Design apb_top, start of the top module:
module apb_top #(
    parameter DATA_WD = 8,
    parameter ADDR_WD = 8 
) (
    input                         clk,
    input                         rst_n,
    input [DATA_WD + ADDR_WD : 0] cmd_in,
    input                         cmd_vld,
    output                        cmd_rdy,
    output                        read_vld,
    output [DATA_WD - 1 : 0]      read_data
);
clock: 3.36 ns
lec_check: 0
abc_area: 0
cap_margin: 10
core_margin: 2
core_utilization: 72
cts_cluster_diameter: 352
setup_slack_margin: 0.85
slew_margin: 20
tns_end_percent: 5
run.sh (not shown) runs the stock make flow with config.mk's settings and CLKGATE_MAP_FILE=.
The starting point stopped in clock tree synthesis.
Rerun with:
Settings changed: ABC_AREA 0 to not set, CAP_MARGIN 10 to 20, CORE_UTILIZATION 72 to 70, CTS_CLUSTER_DIAMETER 352 to not set, CTS_CLUSTER_SIZE set to 53, PLACE_DENSITY set to 0.6, SETUP_SLACK_MARGIN 0.85 to not set, TNS_END_PERCENT 5 to not set.
Clock period 3.36 ns to 4.78 ns, I/O delays scaled along.
Result: This time the run finished with setup timing left; die area came out higher by a few percent; synthesized cell count is unchanged; area after synthesis is unchanged.
Rerun with:
Settings changed: ABC_AREA set to 1, CORE_UTILIZATION 70 to 72, CTS_CLUSTER_SIZE 53 to 10, PLACE_DENSITY 0.6 to 0.38, SETUP_SLACK_MARGIN set to 0.55.
Clock period 4.78 ns to 3.34 ns, I/O delays scaled along.
- The changed run finished with setup timing left
- die area climbs by 5.0%
- via count rises by 54%
- non-clock buffer count increases by 283
- design area increases by 10%
- clock skew drops by 9.7 ps
Rerun with:
Settings changed: CAP_MARGIN 20 to 15, CORE_ASPECT_RATIO set to 0.98, CTS_CLUSTER_DIAMETER set to 28, CTS_CLUSTER_SIZE 10 to 75, GPL_ROUTABILITY_DRIVEN set to 0, GPL_TIMING_DRIVEN set to 1, MAX_ROUTING_LAYER set to met5, PLACE_DENSITY 0.38 to not set, PLACE_DENSITY_LB_ADDON set to 0.01, SETUP_SLACK_MARGIN 0.55 to 1.05.
Clock period 3.34 ns to 3.59 ns, I/O delays scaled along.
Effect:
- The changed run produced a layout that fails on setup timing
- total power went up by 22%
- synthesized cell count is unchanged
- routed wire length rose by 21%
- worst setup slack loses 280 ps
- design area climbs by 6.6%
- global-route usage rises by 6.3 points
- final cell count rose by 3.5%

== run 1 ==
The RTL this note starts from:
==> flow/design.v <==
module apb_master #(
    parameter DATA_WD = 8,
    parameter ADDR_WD = 8
) (
    input                         clk,
    input                         rst_n,
    input [DATA_WD + ADDR_WD : 0] cmd_in,
    input                         cmd_vld,
    input [DATA_WD - 1 : 0]       prdata,
    input                         pready,
    output                        cmd_rdy,
    output                        psel,
    output                        penable,
    output                        pwrite,
    output [ADDR_WD - 1 : 0]      paddr,
    output [DATA_WD - 1 : 0]      pwdata,
    output                        read_vld,
    output [DATA_WD - 1 : 0]      read_data
);
localparam [1:0] IDLE = 2'b00;
localparam [1:0] SETUP = 2'b01;
localparam [1:0] ACCESS = 2'b11;
reg [1:0] state,next_state;
reg r_psel,r_penable;
assign psel = r_psel;
assign penable = r_penable;
reg [DATA_WD + ADDR_WD : 0] r_cmd_in;
wire cmd_fire;
assign cmd_fire = cmd_vld && cmd_rdy;
assign cmd_rdy = state == IDLE;
always @(posedge clk or negedge rst_n) begin
    if(!rst_n) begin
        state <= IDLE;
    end
    else begin
        state <= next_state;
    end
end
always @(*) begin
    case(state)
        IDLE: begin
            if(cmd_fire) begin
                next_state = SETUP;
            end
            else begin
                next_state = IDLE;
            end
        end
        SETUP: begin
            next_state = ACCESS;
        end
        ACCESS: begin
            if(pready) begin
                next_state = IDLE;
            end
            else begin
                next_state = ACCESS;
            end
        end
        default: begin
            next_state = IDLE;
        end
    endcase
end
always @(*) begin
    r_psel = 'b0;
    r_penable = 'b0;
    case(state)
        IDLE: begin
        end
        SETUP: begin
            r_psel = 1'b1;
        end
        ACCESS: begin
            r_psel = 1'b1;
            r_penable = 1'b1;
        end
        default: begin
        end
    endcase
end
always @(posedge clk or negedge rst_n) begin
    if(!rst_n) begin
        r_cmd_in <= 'b0;
    end
    else if(cmd_fire) begin
        r_cmd_in <= cmd_in;
    end
end
assign paddr  = r_cmd_in[DATA_WD + ADDR_WD - 1 : DATA_WD];
assign pwdata = r_cmd_in[DATA_WD - 1 : 0];
assign pwrite = r_cmd_in[DATA_WD + ADDR_WD];
assign read_data = prdata;
assign read_vld = ~pwrite && pready;
endmodule
module apb_slave #(
    parameter DATA_WD = 8,
    parameter ADDR_WD = 8 
) (
    input                    clk,
    input                    rst_n,
    input                    psel,
    input                    penable,
    input                    pwrite,
    input  [ADDR_WD - 1 : 0] paddr,
    input  [DATA_WD - 1 : 0] pwdata,
    output [DATA_WD - 1 : 0] prdata,
    output                   pready
);
localparam ADDR_MAX = (1 << ADDR_WD);
reg [DATA_WD - 1 : 0] mem [ADDR_MAX - 1 : 0];
localparam [1:0] IDLE = 2'b00;
localparam [1:0] SETUP = 2'b01;
localparam [1:0] ACCESS = 2'b11; 
reg [1:0] state,next_state;
wire apb_fire;
assign apb_fire = psel && penable && pready;
always @(posedge clk or negedge rst_n) begin
    if(!rst_n) begin
        state <= IDLE;
    end
    else begin
        state <= next_state;
    end
end
always @(*) begin
    case(state) 
        IDLE: begin
            if(psel) begin
                next_state = SETUP;
            end
            else begin
                next_state = IDLE;
            end
        end
        SETUP: begin
            next_state = ACCESS;
        end
        ACCESS: begin
            if(!pready) begin
                next_state = ACCESS;
            end
            else if(psel) begin
                next_state = SETUP;
            end
            else begin
                next_state = IDLE;
            end
        end
        default: begin
            next_state = IDLE;
        end
    endcase
end
reg r_pready;
assign pready = r_pready;
always @(*) begin
    case(state)
        IDLE: begin
            r_pready = 1'b0;            
        end 
        SETUP: begin
            r_pready = 1'b0;            
        end
        ACCESS: begin
            if(psel && penable) begin
                r_pready = 1'b1;
            end
            else begin
                r_pready = 1'b0;
            end
        end
        default: begin
            r_pready = 1'b0;
        end
    endcase
end
always @(posedge clk) begin
    if(apb_fire && pwrite) begin
        mem[paddr] <= pwdata;
    end
end
assign prdata = mem[paddr];
endmodule
module apb_top #(
    parameter DATA_WD = 8,
    parameter ADDR_WD = 8 
) (
    input                         clk,
    input                         rst_n,
    input [DATA_WD + ADDR_WD : 0] cmd_in,
    input                         cmd_vld,
    output                        cmd_rdy,
    output                        read_vld,
    output [DATA_WD - 1 : 0]      read_data
);
    wire psel,penable,pwrite,pready;
    wire [DATA_WD - 1 : 0] pwdata;
    wire [ADDR_WD - 1 : 0] paddr;
    wire [DATA_WD - 1 : 0] prdata;
   apb_master  #(
              .DATA_WD(DATA_WD),
              .ADDR_WD(ADDR_WD)
            )u_apb_master(
              .clk(clk),
              .rst_n(rst_n),
              .cmd_in(cmd_in),
              .cmd_vld(cmd_vld),
              .prdata(prdata),
              .pready(pready),
              .cmd_rdy(cmd_rdy),
              .psel(psel),
              .penable(penable),
              .pwrite(pwrite),
              .paddr(paddr),
              .pwdata(pwdata),
              .read_vld(read_vld),
              .read_data(read_data)
            );
   apb_slave  #(
             .DATA_WD(DATA_WD),
             .ADDR_WD(ADDR_WD)
           )u_apb_slave(
             .clk(clk),
             .rst_n(rst_n),
             .psel(psel),
             .penable(penable),
             .pwrite(pwrite),
             .paddr(paddr),
             .pwdata(pwdata),
             .prdata(prdata),
             .pready(pready)
           );
endmodule
clock: 3.59 ns
lec_check: 0
abc_area: 0
cap_margin: 10
cell_pad_in_sites_detail_placement: 0
core_aspect_ratio: 1.51
core_margin: 3
core_utilization: 50
cts_cluster_size: 13
gpl_routability_driven: 1
gpl_timing_driven: 1
hold_slack_margin: 0.1
max_routing_layer: met5
min_routing_layer: met1
slew_margin: 20
tns_end_percent: 50
No crash in run 1: every stage finished, but the layout fails its final checks due to setup timing.
Input changes introduced in run 2 (baseline for comparison: run 1):
==> flow/config.mk <==
export PLATFORM = sky130hd
export DESIGN_NAME = apb_top
export DESIGN_NICKNAME = apb_top
export VERILOG_FILES = /design/flow/design.v
export SDC_FILE = /design/flow/constraint.sdc
export NUM_CORES = 4
export LEC_CHECK = 0
export CAP_MARGIN = 20
export CORE_MARGIN = 2
export CORE_UTILIZATION = 24
export PLACE_DENSITY = 0.6
export SLEW_MARGIN = 20
==> flow/constraint.sdc <==
create_clock -name core_clock -period 5.96 [get_ports {clk}]
set_input_delay 1.1920 -clock core_clock [delete_from_list [all_inputs] [get_ports {clk}]]
set_output_delay 1.1920 -clock core_clock [all_outputs]
set_load 0.01 [all_outputs]
### Flow results
Run 2 did not stop at any stage, and its layout met the timing, DRC and antenna checks.
Run 2 vs run 1 on worst-case headroom to the max-slew limit: run 2 is the lower one.
Run 2 reports its capturing instance or port of the critical path as read_data[6] while run 1 reports read_data[0].
Compared with run 1, wire length in run 2 decreased by a few percent.
Summary of run 2 over run 1: number of buffers inserted by hold repair at cts now sits lower; setup slack increased 1.30 ns; synthesized cell count comparable.
Per the comparison of run 2 with run 1, share of the final layout cell area in sequential cells now sits higher; worst-case reg-to-reg path depth shows a reduction of 2; register-to-register slack climbed 1.61 ns.
Looking at core occupancy in the finished layout, run 2 sits 32 points lower than run 1 does.
> inputs changed (run 2 -> run 3)
-- flow/config.mk --
<<< run 2, line 8
export CAP_MARGIN = 20
export CORE_MARGIN = 2
export CORE_UTILIZATION = 24
export PLACE_DENSITY = 0.6
export SLEW_MARGIN = 20
>>> run 3, line 8
export CAP_MARGIN = 20
export CORE_MARGIN = 2
export CORE_UTILIZATION = 70
export SLEW_MARGIN = 20
==> flow/constraint.sdc <==
create_clock -name core_clock -period 4.38 [get_ports {clk}]
set_input_delay 0.8760 -clock core_clock [delete_from_list [all_inputs] [get_ports {clk}]]
set_output_delay 0.8760 -clock core_clock [all_outputs]
set_load 0.01 [all_outputs]
Run 3 — logic gate fraction of the total cell area 1.2 points higher, run 2 as reference. Relative to run 2, the net switching power measured on run 3 has increased by more than a quarter. Re total die size: run 3 is about 65% down on run 2. Diff run 2 -> run 3: worst hold-check slack +0.066 ns, static leakage +5.1%. Run 3 completed end to end; final checks failed (setup timing).
For run 4, these inputs were changed with respect to run 3:
-- flow/config.mk --
<<< run 3, line 8
export CAP_MARGIN = 20
export CORE_MARGIN = 2
export CORE_UTILIZATION = 70
export SLEW_MARGIN = 20
>>> run 4, line 8
export CAP_MARGIN = 20
export CORE_MARGIN = 2
export CORE_UTILIZATION = 45
export PLACE_DENSITY = 0.6
export SETUP_SLACK_MARGIN = -0.4
export SLEW_MARGIN = 20
==> flow/constraint.sdc <==
create_clock -name core_clock -period 5.96 [get_ports {clk}]
set_input_delay 1.1920 -clock core_clock [delete_from_list [all_inputs] [get_ports {clk}]]
set_output_delay 1.1920 -clock core_clock [all_outputs]
set_load 0.01 [all_outputs]
Results
Of run 4 and run 3, run 3 shows the higher fraction of the core area occupied by cells at floorplan, with run 4 below it. Diff run 3 -> run 4 | post-route cell area | down by a few percent. Run 3 ended up with sky130_fd_sc_hd__mux4_2 as its slowest stage cell on the critical path; run 4 ended up with sky130_fd_sc_hd__dfrtp_4. In run 4 the implementation ran to completion but is not tape-out ready, as the final checks report setup timing. Run 3 → run 4: via count down 2937; count of clock buffers in the final design rose by 25; total power lost 28%. Run 4 ended up with reg2reg as its type of the tightest min-delay check; run 3 ended up with in2async. Comparing run 4 and run 3, the lower global-route usage is on run 4. The lower worst-margin pin slew of run 4 and run 3 is in run 3.
Power and IR drop assume default switching activity.
